Setup of run A:
==> flow/design.v (excerpt) <==
module arctan #
	(
		parameter integer C_S00_AXIS_TDATA_WIDTH	= 32,
		parameter integer C_M00_AXIS_TDATA_WIDTH	= 32,
    parameter integer ITERATIONS = 16
	)
	(
		input wire  s00_axis_aclk, s00_axis_aresetn,
		input wire  s00_axis_tlast, s00_axis_tvalid,
		input wire [C_S00_AXIS_TDATA_WIDTH-1 : 0] s00_axis_tdata,
		input wire [(C_S00_AXIS_TDATA_WIDTH/8)-1: 0] s00_axis_tstrb,
		output logic  s00_axis_tready,
		input wire  m00_axis_aclk, m00_axis_aresetn,
		input wire  m00_axis_tready,
		output logic  m00_axis_tvalid, m00_axis_tlast,
		output logic [C_M00_AXIS_TDATA_WIDTH-1 : 0] m00_axis_tdata,
		output logic [(C_M00_AXIS_TDATA_WIDTH/8)-1: 0] m00_axis_tstrb
	);
For scale: roughly 16000 cells after synthesis, about 91000 um2 of cells after synthesis.
Settings: LEC_CHECK=0, ABC_AREA=1, CAP_MARGIN=20, CELL_PAD_IN_SITES_DETAIL_PLACEMENT=2, CORE_ASPECT_RATIO=0.68, CORE_MARGIN=10, CORE_UTILIZATION=40, CTS_CLUSTER_DIAMETER=167, CTS_CLUSTER_SIZE=24, GPL_ROUTABILITY_DRIVEN=0, HOLD_SLACK_MARGIN=0.09, MAX_ROUTING_LAYER=met5, SETUP_SLACK_MARGIN=0.7, SLEW_MARGIN=15; clock period 5.0 ns.
run.sh (not shown) runs the stock make flow with config.mk's settings and CLKGATE_MAP_FILE=.
For run A, the flow was terminated by a tool error in detailed placement (3_5_place_dp) and produced no final design.
> inputs changed (run A -> run B)
- CTS_CLUSTER_DIAMETER: 167 -> unset
- CORE_UTILIZATION: 40 -> 72
- SLEW_MARGIN: 15 -> 20
- HOLD_SLACK_MARGIN: 0.09 -> unset
- MAX_ROUTING_LAYER: met5 -> unset
- SETUP_SLACK_MARGIN: 0.7 -> 0.91
- CELL_PAD_IN_SITES_DETAIL_PLACEMENT: 2 -> unset
- CORE_MARGIN: 10 -> 2
- CTS_CLUSTER_SIZE: 24 -> unset
- GPL_ROUTABILITY_DRIVEN: 0 -> unset
- CORE_ASPECT_RATIO: 0.68 -> unset
- the clock period (ns, I/O delays scaled along): 5.0 -> 3.08
Results
From run A to run B, count of input and output buffers did not move at all. From run A to run B the numbers moved as follows: die extent in y decreased 54 um. FAIL run B @ global routing (5_1_grt): tool exited with error.
Input-level comparison between run C and run B:
- clearing SETUP_SLACK_MARGIN, which used to be 0.91
- putting TNS_END_PERCENT at 5 where nothing was set
- swapping 72 for 69 in CORE_UTILIZATION
- swapping 3.08 for 2.74 in the clock period (ns, I/O delays scaled along)
Notes after the runs:
- Run C finished every stage; the final checks, however, were not passed, the failures being setup timing.
- The number of cells after detailed placement reported for run C is greater than that of run B by 463.
- The lower pre-placement core utilization of run C and run B is in run C.
- On core outline area, run B beats run C.
- Run C against run B: number of sinks driven by the clock tree closely matched the old numbers; number of buffers inserted during clock tree synthesis shows no meaningful change; number of setup buffers added after CTS down 588.
- Delta (run C minus run B): vertical die dimension up 7.7 um, overall die area up 4.3%, global placement routability congestion down about 6%, number of cell instances after yosys synthesis flat.

========
run 1:
Starting RTL as in the previous note.
export LEC_CHECK = 0
export ABC_AREA = 0
export CAP_MARGIN = 20
export CELL_PAD_IN_SITES_GLOBAL_PLACEMENT = 0
export CORE_MARGIN = 2
export CORE_UTILIZATION = 72
export CTS_CLUSTER_DIAMETER = 357
export CTS_CLUSTER_SIZE = 45
export MAX_ROUTING_LAYER = met4
export MIN_ROUTING_LAYER = met1
export PLACE_DENSITY = 0.67
export SETUP_SLACK_MARGIN = 0.6
export SLEW_MARGIN = 20
create_clock -name core_clock -period 2.38 [get_ports {s00_axis_aclk}]
Run 1 | ERROR | 4_1_cts
Edits applied to the flow inputs when going from run 1 to run 2:
- SETUP_SLACK_MARGIN no longer set, was 0.6
- MIN_ROUTING_LAYER no longer set, was met1
- CORE_UTILIZATION now 40, was 72
- MAX_ROUTING_LAYER no longer set, was met4
- CELL_PAD_IN_SITES_GLOBAL_PLACEMENT no longer set, was 0
- PLACE_DENSITY no longer set, was 0.67
- CTS_CLUSTER_SIZE no longer set, was 45
- ABC_AREA no longer set, was 0
- CTS_CLUSTER_DIAMETER no longer set, was 357
- the clock period (ns, I/O delays scaled along) now 5.0, was 2.38
==> comparison <==
Run 2: flow completed, timing, DRC and antenna clean. Comparing run 1 against run 2, there is no change at all in total cells reported by yosys after synthesis. Taking run 1 as the reference, in run 2 cell area after placement decreased by 18% relative to the old numbers; per-instance average area after synthesis essentially unchanged; number of placed instances, taps included saw a decrease; mux share of post-synthesis cell area neither gained nor lost much; half-perimeter wire length of the detailed placement result fell 39000 um. Taking run 1 as the reference, in run 2 die area increased about 80%; starting utilization of the core area moved down.
--- input diff run 2..run 3 ---
- SETUP_SLACK_MARGIN newly set to 0.73
- PLACE_DENSITY newly set to 0.64
- CORE_UTILIZATION changed from 40 to 72
- the clock period (ns, I/O delays scaled along) changed from 5.0 to 3.67
--- outcome ---
- The final reports for run 3 and run 2 show area growth from synthesis to layout higher in the former.
- [flow] run 3 | stages: complete | final checks: fail | reason: setup timing
- Delta(switching power, run 3 - run 2) > 0
- Run 3: number of vias in the routed layout is 13700 higher than what run 2 reported.
Edits applied to the flow inputs when going from run 3 to run 4:
- clearing SETUP_SLACK_MARGIN, which used to be 0.73
- swapping 72 for 27 in CORE_UTILIZATION
- clearing PLACE_DENSITY, which used to be 0.64
- swapping 3.67 for 5.15 in the clock period (ns, I/O delays scaled along)
## What came out
- Run 4: full flow OK, the timing, design-rule and antenna checks passed
- Of run 3 and run 4, run 4 shows the higher clock share of power, with run 3 below it.
- Minimum setup slack in the final design: run 4 vs run 3 up 2250 ps
- Looking only at total power, and setting everything else aside, the lower value of run 3 and run 4 goes to run 4.
Edits applied to the flow inputs when going from run 4 to run 5:
- changing CORE_UTILIZATION from 27 to 40
- setting CORE_ASPECT_RATIO to 1.09 for the first time
- setting ABC_AREA to 1 for the first time
- setting CTS_CLUSTER_DIAMETER to 224 for the first time
- changing the clock period (ns, I/O delays scaled along) from 5.15 to 5.0
==> results <==
- Clock group share of total power in run 5 is 2.7 points higher than in run 4
- Run 5: required time of the critical path lower than run 4
- Worst setup margin improves in run 5 relative to run 4.
- Combinational share of cell area, run 4 and run 5, higher one = run 4.
- Run 5 vs run 4 — total global-route track usage rose 10 points.
- Number of clock sinks seen by CTS across run 4 and run 5: no real change.
- Number of ordinary and repair buffers in the finished layout was lower in the run labelled run 5.
- Against run 4 as the reference, run 5 delivers a lower pin slew with the least headroom to its limit.
- In the metrics for run 4 and run 5, the one carrying the higher area share of buffers outside the clock network is run 4.
- Compared run 5 against run 4; post-CTS clock slew at the launch and capture registers of the worst setup and hold paths within noise.
--- input diff run 5..run 6 ---
- ABC_AREA no longer set, was 1
- CTS_CLUSTER_DIAMETER no longer set, was 224
- CORE_ASPECT_RATIO no longer set, was 1.09
- the clock period (ns, I/O delays scaled along) now 4.47, was 5.0
--- outcome ---
Run 6 finished every stage and its layout cleared the timing, design-rule and antenna checks. Run 6 vs run 5, slowest stage cell on the critical path: o41ai_1 vs clkdlybuf4s50_1. Clock skew sits higher in run 6 than in run 5. Comparing run 5 against run 6, there is no change at all in number of storage elements in the synthesis netlist. Compared with run 5, in run 6 sequential cell area held, total power saw an increase. Against run 5, run 6 comes in 1030 ps lower on final setup slack of the worst path. Across both runs, area reported by Yosys stat was lower for run 6 than for run 5. Looking at switching component of the power, run 6 sits 0.65% below run 5. Final period utilization, run 6 and run 5, lower one = run 5. Of run 6 and run 5, the run reporting the lower detailed-route wire length was run 6. Of run 6 and run 5, the run reporting the lower synthesized area was run 6. Across both runs, part of the total power dissipated in combinational logic was lower for run 6 than for run 5.

========
Starting RTL as in the previous note.
Settings: LEC_CHECK=0, ABC_AREA=0, CAP_MARGIN=20, CELL_PAD_IN_SITES_GLOBAL_PLACEMENT=2, CORE_MARGIN=2, CORE_UTILIZATION=57, CTS_CLUSTER_DIAMETER=32, CTS_CLUSTER_SIZE=30, MAX_ROUTING_LAYER=met4, MIN_ROUTING_LAYER=met1, PLACE_DENSITY=0.56, SETUP_SLACK_MARGIN=0.08, SLEW_MARGIN=20; clock period 2.38 ns.
The baseline stopped in global placement without I/O on GPL-0301.
==> next run, changes <==
Settings changed: ABC_AREA 0 to not set, CELL_PAD_IN_SITES_GLOBAL_PLACEMENT 2 to not set, CORE_UTILIZATION 57 to 37, CTS_CLUSTER_DIAMETER 32 to not set, CTS_CLUSTER_SIZE 30 to not set, MAX_ROUTING_LAYER met4 to not set, MIN_ROUTING_LAYER met1 to not set, PLACE_DENSITY 0.56 to not set, SETUP_SLACK_MARGIN 0.08 to not set.
Clock period 2.38 ns to 4.47 ns, I/O delays scaled along.
The changed run passed the timing, design-rule and antenna checks.
Synthesized area does not change.
Synthesized cell count stays the same.
Die size went up by 53%.
==> next run, changes <==
Settings changed: CORE_UTILIZATION 37 to 70, SETUP_SLACK_MARGIN set to -0.29.
Clock period 4.47 ns to 2.83 ns, I/O delays scaled along.
What happened: With this change the flow aborted during global routing. Synthesized area is unchanged. Die size drops by well over a third. Synthesized cell count does not change.
==> next run, changes <==
Settings changed: CORE_UTILIZATION 70 to 66, SETUP_SLACK_MARGIN -0.29 to 0.7.
Clock period 2.83 ns to 4.12 ns, I/O delays scaled along.
Now the flow finished with timing, DRC and antenna clean.
Die area increases by 6.0%.
Synthesized cell count stays the same.
Area after synthesis is unchanged.
==> next run, changes <==
Settings changed: CORE_UTILIZATION 66 to 72, SETUP_SLACK_MARGIN 0.7 to -0.21.
Clock period 4.12 ns to 3.08 ns, I/O delays scaled along.
What happened:
- The new run finished but failed the layout checks on setup timing
- utilization goes up by 12 points
- design area grows by 6.9%
- worst hold slack is worse by 0.10 ns
- power goes up by 36%
==> next run, changes <==
Settings changed: ABC_AREA set to 1, PLACE_DENSITY_LB_ADDON set to 0.04, SETUP_SLACK_MARGIN -0.21 to 0.91.
The changed run never finished: it broke off in global routing (GRT-0116); die size grows by about a fifth; synthesized cell count is higher by well over a third; area after synthesis came out higher by about a fifth.
Power figures rest on the tool's default switching activity, not on a simulated workload.
